==> inputs of harbor <==
Design axi_dma_controller, start of the top module:
module axi_dma_controller #(
    parameter int ADDR_WD = 32,
    parameter int DATA_WD = 32,
    parameter int CHANNEL_COUNT = 8,  
    parameter int MAX_BURST_LEN = 16,  
    localparam int STRB_WD = DATA_WD / 8
) (
    input wire                    clk,
    input wire                    rst,
    input wire                    cmd_valid,
    input wire [ADDR_WD-1:0]      cmd_src_addr,
    input wire [ADDR_WD-1:0]      cmd_dst_addr,
    input wire [1:0]              cmd_burst,
    input wire [ADDR_WD-1:0]      cmd_len,
    input wire [2:0]              cmd_size,
    output wire                   cmd_ready,
    output wire                   M_AXI_ARVALID,
    output wire [ADDR_WD-1:0]     M_AXI_ARADDR,
    output wire [7:0]             M_AXI_ARLEN,
    output wire [2:0]             M_AXI_ARSIZE,
    output wire [1:0]             M_AXI_ARBURST,
    input wire                    M_AXI_ARREADY,
    input wire                    M_AXI_RVALID,
    input wire [DATA_WD-1:0]      M_AXI_RDATA,
    input wire [1:0]              M_AXI_RRESP,
    input wire                    M_AXI_RLAST,
    output wire                   M_AXI_RREADY,
    output wire                   M_AXI_AWVALID,
    output wire [ADDR_WD-1:0]     M_AXI_AWADDR,
    output wire [7:0]             M_AXI_AWLEN,
    output wire [2:0]             M_AXI_AWSIZE,
    output wire [1:0]             M_AXI_AWBURST,
    input wire                    M_AXI_AWREADY,
    output wire                   M_AXI_WVALID,
    output wire [DATA_WD-1:0]     M_AXI_WDATA,
    output wire [STRB_WD-1:0]     M_AXI_WSTRB,
    output wire                   M_AXI_WLAST,
    input wire                    M_AXI_WREADY,
    input wire                    M_AXI_BVALID,
    input wire [1:0]              M_AXI_BRESP,
    output wire                   M_AXI_BREADY
);
Settings: LEC_CHECK=0, CAP_MARGIN=20, CORE_ASPECT_RATIO=0.71, CORE_MARGIN=2, CORE_UTILIZATION=72, CTS_CLUSTER_SIZE=47, GPL_ROUTABILITY_DRIVEN=1, GPL_TIMING_DRIVEN=1, MAX_ROUTING_LAYER=met5, PLACE_DENSITY_LB_ADDON=0.0, SETUP_SLACK_MARGIN=0.11, SLEW_MARGIN=10, TNS_END_PERCENT=5; clock period 4.13 ns.
run.sh (not shown) runs the stock make flow with config.mk's settings and CLKGATE_MAP_FILE=.
==> maple (differences from harbor) <==
CORE_ASPECT_RATIO = unset   (was 0.71)
CORE_UTILIZATION = 61   (was 72)
CTS_CLUSTER_SIZE = 37   (was 47)
GPL_ROUTABILITY_DRIVEN = unset   (was 1)
GPL_TIMING_DRIVEN = unset   (was 1)
MAX_ROUTING_LAYER = unset   (was met5)
PLACE_DENSITY_LB_ADDON = unset   (was 0.0)
SETUP_SLACK_MARGIN = 1.83   (was 0.11)
SLEW_MARGIN = 20   (was 10)
TNS_END_PERCENT = unset   (was 5)
==> flow/constraint.sdc (replaced) <==
create_clock -name core_clock -period 6.48 [get_ports {clk}]
set_input_delay 1.2960 -clock core_clock [delete_from_list [all_inputs] [get_ports {clk}]]
set_output_delay 1.2960 -clock core_clock [all_outputs]
set_load 0.01 [all_outputs]
==> sierra (differences from harbor) <==
CORE_ASPECT_RATIO = unset   (was 0.71)
CORE_UTILIZATION = 68   (was 72)
CTS_CLUSTER_SIZE = 37   (was 47)
GPL_ROUTABILITY_DRIVEN = unset   (was 1)
GPL_TIMING_DRIVEN = unset   (was 1)
MAX_ROUTING_LAYER = unset   (was met5)
PLACE_DENSITY_LB_ADDON = 0.03   (was 0.0)
SETUP_SLACK_MARGIN = 1.83   (was 0.11)
SLEW_MARGIN = 20   (was 10)
==> flow/constraint.sdc (replaced) <==
create_clock -name core_clock -period 6.48 [get_ports {clk}]
set_input_delay 1.2960 -clock core_clock [delete_from_list [all_inputs] [get_ports {clk}]]
set_output_delay 1.2960 -clock core_clock [all_outputs]
set_load 0.01 [all_outputs]
==> flow_summary.json <==
{
  "rows": 143,
  "so_faults": "negative setup slack",
  "dieArea_mm2": 0.1559,
  "gr-total-overflow": 0,
  "grt_util_met2": 0.5522,
  "setup_ws_ps": -3499,
  "die_w_um": 394.9,
  "cts_resized": 376,
  "setup_violations": 243,
  "outcome": "finished with violations",
  "placed_area_mm2": 0.1058,
  "post_cts_buffers": 104,
  "pre_cts_ws_ps": -3477,
  "hpwl_um": 165000
}
(the above is from maple)
==> flow_summary.json <==
{
  "grt_util_met2": 0.8690,
  "post_cts_buffers": 112,
  "gp_congestion": 0.9752,
  "dieArea_mm2": 0.1324,
  "outcome": "did not finish",
  "placed_area_mm2": 0.1075,
  "syn_area_mm2": 0.09319,
  "cts_resized": 403,
  "hpwl_um": 211800,
  "die_h_um": 307.1,
  "pre_cts_ws_ps": -6154,
  "gr-total-overflow": 86,
  "lastStage": "global routing",
  "error": "[ERROR GRT-0116] Global routing finished with congestion. Check the congestion regions in the DRC Viewer.",
  "rows": 111
}
(the above is from harbor)
==> flow_summary.json <==
{
  "outcome": "finished with violations",
  "so_faults": "negative setup slack",
  "dieArea_mm2": 0.1400,
  "cts_resized": 350,
  "rows": 135,
  "grt_util_met2": 0.6841,
  "setup_violations": 243,
  "placed_area_mm2": 0.1051,
  "hpwl_um": 177600,
  "setup_ws_ps": -4023,
  "gr-total-overflow": 0,
  "post_cts_buffers": 87,
  "die_w_um": 374.2
}
(the above is from sierra)
